==> violet <==
==> flow/design.v <==
`timescale 1ns / 1ps
module cordic_single_stage #(parameter m = 6, parameter n = 10, parameter iter_length = 4)(clk, x_in, y_in, z_in, i, atan, x_out, y_out, z_out);
	input clk;
	input signed [m + n - 1:0] x_in, y_in, z_in;
	input signed [m + n - 1:0] atan;
	input [iter_length - 1:0] i;
	output reg [m + n - 1:0] x_out, y_out, z_out;
	reg signed [1:0] d;	
	always @(posedge clk) begin
		d = z_in[m + n - 1] == 1'b0 ? 1 : -1;
		x_out <= x_in - d * (y_in >>> i);
		y_out <= y_in + d * (x_in >>> i);
		z_out <= z_in - d * atan;
	end
endmodule
`timescale 1ns / 1ps
module cordic_pipeline(clk, x0, y0, z0, out_x, out_y, out_z);
	parameter M = 6;
	parameter N = 10;
	parameter ITER_BIT = 4;
	parameter ITER_COUNT = 11;
	input clk;
	input signed [M + N - 1:0] x0;
	input signed [M + N - 1:0] y0;
	input signed [M + N - 1:0] z0;
	output signed [M + N - 1:0] out_x;
	output signed [M + N - 1:0] out_y;
	output signed [M + N - 1:0] out_z;
	reg signed [M + N - 1:0] atan_lut [ITER_COUNT:0];
	initial begin
		atan_lut[0] = 16'b0000001100100100;
		atan_lut[1] = 16'b0000000111011010;
		atan_lut[2] = 16'b0000000011111010;
		atan_lut[3] = 16'b0000000001111111;
		atan_lut[4] = 16'b0000000000111111;
		atan_lut[5] = 16'b0000000000011111;
		atan_lut[6] = 16'b0000000000001111;
		atan_lut[7] = 16'b0000000000000111;
		atan_lut[8] = 16'b0000000000000011;
		atan_lut[9] = 16'b0000000000000001;
		atan_lut[10] = 16'b0000000000000000;
		atan_lut[11] = 16'b0000000000000000;
	end
	wire signed [M + N - 1:0] x_values [ITER_COUNT:0];
	wire signed [M + N - 1:0] y_values [ITER_COUNT:0];
	wire signed [M + N - 1:0] z_values [ITER_COUNT:0];
	assign x_values[0] = x0;
	assign y_values[0] = y0;
	assign z_values[0] = z0;
	genvar i;
	generate
		for (i = 0; i < ITER_COUNT; i = i + 1)
			begin
				cordic_single_stage #(.m(M), .n(N), .iter_length(ITER_BIT)) stage (
					 .clk(clk), 
					 .x_in(x_values[i]), 
					 .y_in(y_values[i]), 
					 .z_in(z_values[i]), 
					 .i(i), 
					 .atan(atan_lut[i]), 
					 .x_out(x_values[i + 1]), 
					 .y_out(y_values[i + 1]), 
					 .z_out(z_values[i + 1])
				);
			end
	endgenerate
	assign out_x = x_values[ITER_COUNT];
	assign out_y = y_values[ITER_COUNT];
	assign out_z = z_values[ITER_COUNT];
endmodule
==> flow/run.sh <==
#!/bin/bash
# the make line also repeats each setting of config.mk as NAME=value (left out here)
make -C /OpenROAD-flow-scripts/flow DESIGN_CONFIG=/design/flow/config.mk WORK_HOME=/design/flow/orfs CLKGATE_MAP_FILE= finish
==> flow/config.mk <==
export PLATFORM = sky130hd
export DESIGN_NAME = cordic_pipeline
export DESIGN_NICKNAME = cordic_pipeline
export VERILOG_FILES = /design/flow/design.v
export SDC_FILE = /design/flow/constraint.sdc
export NUM_CORES = 4
export LEC_CHECK = 0
export CAP_MARGIN = 20
export CORE_MARGIN = 2
export CORE_UTILIZATION = 72
export CTS_CLUSTER_SIZE = 39
export PLACE_DENSITY = 0.67
export SETUP_SLACK_MARGIN = -0.24
export SLEW_MARGIN = 20
==> flow/constraint.sdc <==
create_clock -name core_clock -period 2.3 [get_ports {clk}]
set_input_delay 0.4600 -clock core_clock [delete_from_list [all_inputs] [get_ports {clk}]]
set_output_delay 0.4600 -clock core_clock [all_outputs]
set_load 0.01 [all_outputs]
==> inputs of indigo, as changes to violet <==
CELL_PAD_IN_SITES_GLOBAL_PLACEMENT = 2   (was unset)
CORE_MARGIN = 9   (was 2)
CORE_UTILIZATION = 31   (was 72)
CTS_CLUSTER_DIAMETER = 184   (was unset)
CTS_CLUSTER_SIZE = unset   (was 39)
GPL_ROUTABILITY_DRIVEN = 0   (was unset)
PLACE_DENSITY = unset   (was 0.67)
PLACE_DENSITY_LB_ADDON = 0.17   (was unset)
SETUP_SLACK_MARGIN = 0.39   (was -0.24)
==> flow/constraint.sdc (replaced) <==
create_clock -name core_clock -period 4.0 [get_ports {clk}]
set_input_delay 0.8000 -clock core_clock [delete_from_list [all_inputs] [get_ports {clk}]]
set_output_delay 0.8000 -clock core_clock [all_outputs]
set_load 0.01 [all_outputs]
==> results <==
| item | indigo | violet |
|---|---|---|
| Outcome | timing/DRC/antenna clean | stopped before the end |
| Failing step | - | clock tree synthesis (4_1_cts) |
| Input/output buffers | 96 | 96 |
| HPWL after DPL | 89.3 mm | 97.3 mm |
| Die outline height | 396 µm | 252 µm |
| Yosys cell types | 79 | 79 |
| Simple-Gate Fraction of Synth Area | 10.6% | 10.6% |
| Placement-stage worst setup slack | -349 ps | -1750 ps |
| Number of cells in the design after placement | 6997 | 6946 |
| Yosys xor share | 9.49% | 9.49% |
| Mux share of post-synthesis cell area | 0.634% | 0.634% |
| Area inside the core boundary | 142000 µm² | 61400 µm² |
| Post-synthesis chip area from yosys | 44400 µm² | 44400 µm² |
| Std-Cell Rows | 138 | 91 |
| Share of the core filled by cells before placement | 31.3% | 72.3% |
| Post-synthesis sequential element count | 528 | 528 |
| Post-synthesis average cell area | 8.88 µm² | 8.88 µm² |
| Main flop type | sky130_fd_sc_hd__dfxtp_1 | sky130_fd_sc_hd__dfxtp_1 |
| Warnings from Yosys | 13 | 13 |
| Share of the synthesized area in the top cell type | 23.8% | 23.8% |
| Area of the die | 157000 µm² | 63600 µm² |
| Yosys Instances | 4996 | 4996 |
| Area after DPL | 48100 µm² | 56000 µm² |
| Adders+Majority by Area | 32.8% | 32.8% |
| Die outline width | 396 µm | 252 µm |
| Synthesized instance count | 4996 | 4996 |
| Asr flop ratio synth | 0% | 0% |

========
==> run a <==
Starts from the design.v that is shown in full above.
Settings: LEC_CHECK=0, CAP_MARGIN=20, CORE_MARGIN=2, CORE_UTILIZATION=40, GPL_ROUTABILITY_DRIVEN=0, SLEW_MARGIN=20, TNS_END_PERCENT=5; clock period 4.0 ns.
run.sh (not shown) runs the stock make flow with config.mk's settings and CLKGATE_MAP_FILE=.
==> run b (differences from run a) <==
CORE_UTILIZATION = 15   (was 40)
GPL_ROUTABILITY_DRIVEN = not set   (was 0)
TNS_END_PERCENT = not set   (was 5)
==> flow/constraint.sdc (replaced) <==
create_clock -name core_clock -period 5.23 [get_ports {clk}]
set_input_delay 1.0460 -clock core_clock [delete_from_list [all_inputs] [get_ports {clk}]]
set_output_delay 1.0460 -clock core_clock [all_outputs]
set_load 0.01 [all_outputs]
==> qor summary <==
Final critical-path setup slack: run a 0.197 ns; run b 1.06 ns
Hold Worst Slack: run a 0.326 ns; run b 0.359 ns
Via count: run a 32700; run b 30700
Floorplan core density: run a 40.2%; run b 15.1%
Relative max-transition margin: run a 58.2%; run b 42.9%
Placeable Area: run a 0.110 sq mm; run b 0.294 sq mm
Number of antenna violations at the first check in global routing: run a 1; run b 0
Non-clock buffers, area share: run a 3.08%; run b 2.12%
GR Util All Layers: run a 16.5%; run b 5.46%
Sum of met3 wire segment lengths after detailed routing: run a 2740 um; run b 2570 um
Outcome: run a finished clean; run b finished clean
Crit Path Max Fanout: run a 7; run b 22
Vias in the first global route: run a 32600; run b 29700
Wl on met1: run a 42400 um; run b 46300 um
Final worst clock skew: run a 0.0293 ns; run b 0.0186 ns
Final Net Count: run a 6237; run b 6164
Crit path required time: run a 4.50 ns; run b 5.74 ns
Period Utilization, post-route: run a 95.1%; run b 79.7%
Inserted tap cell count: run a 1488; run b 3919
Reg-to-Reg End: run a genblk1[8].stage.x_out[12]; run b genblk1[2].stage.x_out[12]
Met1 Track Usage GR: run a 20.9%; run b 8.23%
Global-route wire length before repair: run a 156000 um; run b 143000 um
Critical Path AT: run a 4.30 ns; run b 4.68 ns
Placed cell count: run a 6585; run b 8958
Library cell contributing the largest single delay on the critical path: run a fa_1; run b dfxtp_1
